===== flow/design.v =====
module ALU (
    input wire [4:0] ALUOp,
    input wire [31:0] A,
    input wire [31:0] B,
    output wire [31:0] Result,
    output wire ALUExp
);
  wire [31:0] add_sub_res;
  wire [31:0] slt_res;
  wire [31:0] sltu_res;
  wire [31:0] and_res;
  wire [31:0] nor_res;
  wire [31:0] or_res;
  wire [31:0] xor_res;
  wire [31:0] sll_res;
  wire [31:0] sr_res;
  wire [31:0] lui_res;
  wire [31:0] mul_res;   
  wire [31:0] andn_res;
  wire [31:0] orn_res;
  wire [63:0] sr64_result;
  wire [63:0] mul64_res;   
  wire [31:0] div_res;   
  wire        add_ovf;
  wire        sub_ovf;
  wire        div_exc;
  wire        add_exc;
  wire        sub_exc;
  wire [31:0] adder_a;
  wire [31:0] adder_b;
  wire        adder_cin;
  wire [31:0] adder_res;
  wire        adder_cout;
  assign adder_a = A;
  assign adder_b = (ALUOp == 5'b00001 | ALUOp == 5'b00010 | ALUOp == 5'b00011) ? ~B : B;
  assign adder_cin = (ALUOp == 5'b00001 | ALUOp == 5'b00010 | ALUOp == 5'b00011) ? 1'b1 : 1'b0;
  assign {adder_cout, adder_res} = adder_a + adder_b + adder_cin;
  assign add_sub_res = adder_res;
  assign add_exc = (adder_a[31] ~^ adder_b[31]) & (adder_a[31] ^ adder_res[31]);
  assign sub_exc = (adder_a[31] ~^ adder_b[31]) & (adder_a[31] ^ adder_res[31]);
  assign add_ovf = add_exc;
  assign sub_ovf = sub_exc;
  assign slt_res = {31'b0, ((A[31] & ~B[31]) | ((A[31] ~^ B[31]) & adder_res[31]))};
  assign sltu_res = {31'b0, ~adder_cout};
  assign and_res = A & B;
  assign or_res = A | B;
  assign andn_res = A & ~B;
  assign orn_res = A | ~B;
  assign nor_res = ~(A | B);
  assign xor_res = A ^ B;
  assign lui_res = B;
  assign sll_res = A << B[4:0];
  assign sr64_result = {{32{(ALUOp == 5'b01010) & A[31]}}, A[31:0]} >> B[4:0];
  assign sr_res = sr64_result[31:0];
  assign mul64_res = A * B;
  assign mul_res = mul64_res[31:0];
  assign div_res = (B == 32'b0) ? 32'b0 : A / B;
  assign div_exc = (B == 32'b0);
  assign Result = ({32{ALUOp == 5'b00000}}   & add_sub_res
                  |{32{ALUOp == 5'b00001}}   & add_sub_res
                  |{32{ALUOp == 5'b00010}}   & slt_res
                  |{32{ALUOp == 5'b00011}}  & sltu_res
                  |{32{ALUOp == 5'b00100}}   & and_res
                  |{32{ALUOp == 5'b00101}}   & nor_res
                  |{32{ALUOp == 5'b00110}}    & or_res
                  |{32{ALUOp == 5'b00111}}   & xor_res
                  |{32{ALUOp == 5'b01000}}   & sll_res
                  |{32{ALUOp == 5'b01001}}   & sr_res
                  |{32{ALUOp == 5'b01010}}   & sr_res
                  |{32{ALUOp == 5'b01011}}   & lui_res
                  |{32{ALUOp == 5'b01100}}  & andn_res
                  |{32{ALUOp == 5'b01101}}   & orn_res
                  |{32{ALUOp == 5'b01110}}   & mul_res
                  |{32{ALUOp == 5'b01111}}   & div_res
                  |{32{ALUOp == 5'b00000}} & 32'b0);
  assign ALUExp = ({1{ALUOp == 5'b00000}}    & add_ovf
                  |{1{ALUOp == 5'b00001}}    & sub_ovf
                  |{1{ALUOp == 5'b01111}}    & div_exc);
endmodule
module alu_unit (
    input  wire        clk,
    input  wire        rst,
    input  wire        in_valid,
    output wire        in_ready,
    input  wire [ 4:0] in_op,
    input  wire [31:0] in_a,
    input  wire [31:0] in_b,
    output reg         out_valid,
    output reg  [31:0] out_result,
    output reg         out_exc
);
  reg        v1;
  reg [ 4:0] op1;
  reg [31:0] a1;
  reg [31:0] b1;
  wire [31:0] alu_res;
  wire        alu_exc;
  assign in_ready = 1'b1;
  ALU u_alu (
      .ALUOp (op1),
      .A     (a1),
      .B     (b1),
      .Result(alu_res),
      .ALUExp(alu_exc)
  );
  always @(posedge clk) begin
    if (rst) begin
      v1        <= 1'b0;
      out_valid <= 1'b0;
    end else begin
      v1        <= in_valid;
      out_valid <= v1;
    end
    op1        <= in_op;
    a1         <= in_a;
    b1         <= in_b;
    out_result <= alu_res;
    out_exc    <= alu_exc;
  end
endmodule

===== flow/run.sh =====
#!/bin/bash
# the make line also repeats each setting of config.mk as NAME=value (left out here)
make -C /OpenROAD-flow-scripts/flow DESIGN_CONFIG=/design/flow/config.mk WORK_HOME=/design/flow/orfs CLKGATE_MAP_FILE= finish

===== flow/config.mk =====
export PLATFORM = sky130hd
export DESIGN_NAME = alu_unit
export DESIGN_NICKNAME = alu_unit
export VERILOG_FILES = /design/flow/design.v
export SDC_FILE = /design/flow/constraint.sdc
export NUM_CORES = 4
export LEC_CHECK = 0
export CAP_MARGIN = 20
export CORE_MARGIN = 2
export CORE_UTILIZATION = 72
export CTS_CLUSTER_DIAMETER = 134
export MAX_ROUTING_LAYER = met4
export PLACE_DENSITY = 0.66
export SETUP_SLACK_MARGIN = 2.46
export SLEW_MARGIN = 20

===== flow/constraint.sdc =====
create_clock -name core_clock -period 48.1 [get_ports {clk}]
set_input_delay 9.6200 -clock core_clock [delete_from_list [all_inputs] [get_ports {clk}]]
set_output_delay 9.6200 -clock core_clock [all_outputs]
set_load 0.01 [all_outputs]

==> results.py, run 1 <==
# Physical implementation metrics
metrics = {
    "outcome": {
        "outcome": "did not finish",
        "stop_stage": "clock tree synthesis",
        "error": "[ERROR DPL-0038] Utilization greater than 100%, impossible to legalize",
    },
    "floorplan": {
        "row_count": 101,
        "fp_util": 0.725,
        "die_w_um": 280,
        "die-area_um2": 78300,
        "core-area_um2": 75600,
        "io-pin-count": 107,
        "die_height_um": 280,
    },
    "yosys": {
        "ys_cells": 7446,
        "yosysTopAreaCellShare": 0.186,
        "xor_share": 0.0764,
        "syn_area_per_cell_um2": 7.36,
        "syn-instance-count": 7446,
        "synth.area.mux_share": 0.0379,
        "ys_chip_area_um2": 54800,
        "synth_cell_type_count": 102,
        "simple_gate_area_frac": 0.206,
        "yosysTopAreaCell": "ha_1",
        "syn_area_um2": 54800,
        "async_flop_share": 0,
        "synthTopLogicFamily": "adder cells",
        "fa_ha_area_frac": 0.335,
        "yosysMostFrequentCell": "nand2_1",
        "yosys_warnings": 1,
        "aoi_share": 0.237,
        "area_leaders": "ha_1, fa_1, nand2_1",
        "ys_top_cells_by_count": "nand2_1, ha_1, nor2_1",
        "edf_count": 0,
        "yosys_most_used_dff": "dfxtp_1",
        "synth_flop_count": 104,
        "ys_seq_share": 0.0380,
        "syn-num-nets": 8740,
    },
    "placement": {
        "placed_area_um2": 72400,
        "gp_congestion": 1.24,
        "port_buffers": 105,
        "dpl.hpwl_um": 244000,
    },
}
-- stage by stage --
| step | cells | worst slack [ns] | total power (W) | setup TNS (ns) |
|---|---|---|---|---|
| after detailed placement | 10200 | -16.83 | 0.00385 | -63.60 |
| after global placement | 10200 | -11.72 | 0.00345 | -35.47 |
| after floorplan | 7446 | -9.88 | 0.00247 | -26.36 |
==> run 2, diff against run 1 <==
ABC_AREA = 0   (was unset)
CAP_MARGIN = 15   (was 20)
CELL_PAD_IN_SITES_DETAIL_PLACEMENT = 2   (was unset)
CORE_UTILIZATION = 39   (was 72)
CTS_CLUSTER_DIAMETER = 357   (was 134)
CTS_CLUSTER_SIZE = 70   (was unset)
GPL_ROUTABILITY_DRIVEN = 0   (was unset)
HOLD_SLACK_MARGIN = 0.11   (was unset)
MAX_ROUTING_LAYER = unset   (was met4)
MIN_ROUTING_LAYER = met1   (was unset)
PLACE_DENSITY = unset   (was 0.66)
PLACE_DENSITY_LB_ADDON = 0.06   (was unset)
SETUP_SLACK_MARGIN = -0.36   (was 2.46)
SLEW_MARGIN = 15   (was 20)
TNS_END_PERCENT = 55   (was unset)
clock period = 53.5 ns   (was 48.1 ns; I/O delays follow)
==> run 2 against run 1 <==
The flow stops in detailed placement. Die area increased by 83%. Area after synthesis unchanged. Synthesized cell count unchanged.
==> results.py, run 2 <==
# Physical implementation metrics
metrics = {
    "floorplan": {
        "fp_util": 0.393,
        "io-pin-count": 107,
        "core-area_um2": 140000,
        "die_height_um": 379,
        "die-area_um2": 143000,
        "die_w_um": 379,
        "row_count": 137,
    },
    "yosys": {
        "yosysTopAreaCellShare": 0.186,
        "edf_count": 0,
        "synthTopLogicFamily": "adder cells",
        "simple_gate_area_frac": 0.206,
        "fa_ha_area_frac": 0.335,
        "syn-num-nets": 8740,
        "area_leaders": "ha_1, fa_1, nand2_1",
        "aoi_share": 0.237,
        "yosys_warnings": 1,
        "syn-instance-count": 7446,
        "yosysMostFrequentCell": "nand2_1",
        "synth_flop_count": 104,
        "ys_cells": 7446,
        "synth.area.mux_share": 0.0379,
        "ys_seq_share": 0.0380,
        "xor_share": 0.0764,
        "ys_top_cells_by_count": "nand2_1, ha_1, nor2_1",
        "async_flop_share": 0,
        "yosys_most_used_dff": "dfxtp_1",
        "syn_area_per_cell_um2": 7.36,
        "yosysTopAreaCell": "ha_1",
        "synth_cell_type_count": 102,
        "ys_chip_area_um2": 54800,
        "syn_area_um2": 54800,
    },
    "outcome": {
        "error": "[ERROR DPL-0033] detailed placement checks failed during check placement.",
        "outcome": "did not finish",
        "stop_stage": "detailed placement",
    },
    "placement": {
        "port_buffers": 105,
    },
}
[run 2: metrics by stage]
step | hold slack, ns | total power (W) | setup WS [ns]
after floorplan | 0.414 | 0.00222 | -4.49
after global placement | 0.419 | 0.00332 | -8.65
==> run 3, diff against run 2 <==
ABC_AREA = unset   (was 0)
CAP_MARGIN = 20   (was 15)
CELL_PAD_IN_SITES_DETAIL_PLACEMENT = unset   (was 2)
CORE_UTILIZATION = 40   (was 39)
CTS_CLUSTER_DIAMETER = unset   (was 357)
CTS_CLUSTER_SIZE = unset   (was 70)
GPL_ROUTABILITY_DRIVEN = unset   (was 0)
HOLD_SLACK_MARGIN = unset   (was 0.11)
MIN_ROUTING_LAYER = unset   (was met1)
PLACE_DENSITY = 0.6   (was unset)
PLACE_DENSITY_LB_ADDON = unset   (was 0.06)
SETUP_SLACK_MARGIN = unset   (was -0.36)
SLEW_MARGIN = 20   (was 15)
TNS_END_PERCENT = unset   (was 55)
clock period = 64.0 ns   (was 53.5 ns; I/O delays follow)
==> run 3 against run 2 <==
Now clean on timing, DRC and antenna. Area after synthesis unchanged. Die area is 2.5% lower. Synthesized cell count stayed put.
==> results.py, run 3 <==
# Generated from Yosys and OpenROAD reports
metrics = {
    "timing": {
        "fin_crit_sh": 0.969,
        "finalHoldViolations": 0,
        "finalMaxSlewViolations": 0,
        "slew_headroom": 0.265,
        "finalSetupTns_ns": 0,
        "worst_pin_slew_ns": 1.09,
        "fin_crit_ns": 61.99,
        "skew_ns": 0.0294,
        "setup_viol": 0,
        "fmax_ghz": 0.0161,
    },
    "yosys": {
        "area_leaders": "ha_1, fa_1, nand2_1",
        "yosys_warnings": 1,
        "simple_gate_area_frac": 0.206,
        "synthTopLogicFamily": "adder cells",
        "syn_area_um2": 54800,
        "edf_count": 0,
        "synth_flop_count": 104,
        "yosysMostFrequentCell": "nand2_1",
        "ys_chip_area_um2": 54800,
        "syn_area_per_cell_um2": 7.36,
        "synth_cell_type_count": 102,
        "syn-instance-count": 7446,
        "async_flop_share": 0,
        "ys_seq_share": 0.0380,
        "yosysTopAreaCell": "ha_1",
        "yosys_most_used_dff": "dfxtp_1",
        "xor_share": 0.0764,
        "synth.area.mux_share": 0.0379,
        "ys_top_cells_by_count": "nand2_1, ha_1, nor2_1",
        "ys_cells": 7446,
        "syn-num-nets": 8740,
        "fa_ha_area_frac": 0.335,
        "aoi_share": 0.237,
        "yosysTopAreaCellShare": 0.186,
    },
    "routing": {
        "remaining_drc_errors": 0,
        "highest_layer": "met5",
        "finalWirelength_um": 290000,
        "met1Wirelength_um": 116000,
        "wl_met3_um": 32200,
        "via_count": 64500,
        "route.met2.wl_um": 123000,
        "vias_per_cell": 6.05,
        "avgRoutedWirePerCell_um": 27.2,
        "drt_iter0_drc": 7038,
        "ant_nets": 0,
        "first_pass_iters": 7,
    },
    "floorplan": {
        "die-area_um2": 140000,
        "row_count": 135,
        "die_w_um": 374,
        "die_height_um": 374,
        "core-area_um2": 136000,
        "io-pin-count": 107,
        "fp_util": 0.404,
    },
    "power": {
        "powerComb_w": 0.00293,
        "power_switching_share": 0.608,
        "cellLeakagePower_nw": 35.0,
        "p_total_w": 0.00308,
        "power_density_nw_per_um2": 42.8,
        "p_int_w": 0.00121,
        "p_seq_frac": 0.027,
        "p_clk_frac": 0.020,
        "pg_clk_w": 0.0000627,
        "p_seq_w": 0.0000834,
        "vdd_drop_max_mv": 0.244,
        "power_leader": "combinational cells",
        "pwr-share-comb": 0.953,
        "p_sw_w": 0.00187,
    },
    "setup_path": {
        "critPathTopFamily": "AND-OR/OR-AND gates",
        "cpMostUsedCell": "buf_4",
        "max_stage_delay_ns": 0.54,
        "r2r_slack_ns": 2.01,
        "crit_arrival_ns": 62.28,
        "rr_worst_depth": 303,
        "crit_slowest_cell": "or4_4",
        "cp-start-kind": "flip-flop",
        "crit_buf_inv": 41,
        "setup.worst_path.end": "out_result[0]",
        "r2r-start": "b1[17]",
        "crit_path_end_kind": "flip-flop",
        "critPathRequiredTime_ns": 64.28,
        "path_max_fanout": 15,
        "cp.depth": 303,
        "crit_path_start": "b1[17]",
        "critical_path_class": "flip-flop to flip-flop",
        "r2r-end": "out_result[0]",
    },
    "outcome": {
        "outcome": "finished clean",
    },
    "cts": {
        "insertion_delay_ns": 0.41,
        "cts_made_buffers": 9,
        "clk_path_buf_depth": 2,
        "cts_sinks": 104,
        "tritoncts": "yes",
        "cts_root_buf": "clkbuf_16",
        "clkTransAtPathRegs_ns": 0.10,
        "htree_levels": 3,
    },
    "placement": {
        "port_buffers": 105,
        "gp_congestion": 1.06,
        "dpl.hpwl_um": 229000,
    },
    "hold_path": {
        "min_from": "v1",
        "whs_endpoint": "out_valid",
        "min_path_cells": 1,
        "hold_path_class": "flip-flop to flip-flop",
    },
    "layout": {
        "area.combinational_um2": 51100,
        "nFillCells": 13300,
        "flop_area_um2": 2110,
        "synthToLayoutAreaGrowth_pct": 31.4,
        "fin_nets": 10200,
    },
    "global_routing": {
        "antenna_found_initial": 17,
        "grt_max_degree": 113,
        "grt_pass1_vias": 62100,
        "grt-ovfl-total": 0,
        "grt_pass1_wl_um": 414000,
        "grtUsageTotal": 0.396,
    },
    "flow_run": {
        "maxCapViolCount": 0,
        "log.warning_count": 129,
    },
}
==> run 3: through the flow <==
step / setup WS, ns / util / instance area, um^2 / hold slack [ns] / instances
floorplan: 0.0407 / - / 55000 / 0.414 / 7446
global placement: -2.88 / 0.506 / 68600 / 0.415 / 10500
detailed placement: -3.72 / 0.506 / 68600 / 0.436 / 10500
CTS: 0.0522 / 0.512 / 69400 / 0.448 / 10600
global route: -0.518 / 0.531 / 72000 / 0.485 / 10700
finish: 2.01 / 0.531 / 72000 / 0.447 / 10700
==> run 3: timing repair <==
item | CTS | global route
endpoints found under the setup margin | 2 | 3
gates cloned | 0 | 1
pin swaps | 18 | 146
hold buffers | 0 | 0
endpoints found under the hold margin | 0 | 0
buffers inserted | 11 | 100
gates resized | 104 | 375
==> run 3: final cells by class <==
class / count / area share
Tap cell: 1781 / 0.0310
Timing Repair Buffer: 1750 / 0.190
Sequential cell: 104 / 0.0293
Antenna cell: 9 / 0.000313
Inverter: 666 / 0.0348
Multi-Input combinational cell: 6335 / 0.711
Clock inverter: 7 / 0.00116
Clock buffer: 9 / 0.00313
==> run 3: per-layer routing <==
layer  global-route usage  up-vias
li1                     -    29000
met1                0.510    31200
met2                0.609     3486
met3                0.102      869
met4                0.204       20
met5                    0        -
Power figures rest on the tool's default switching activity, not on a simulated workload.
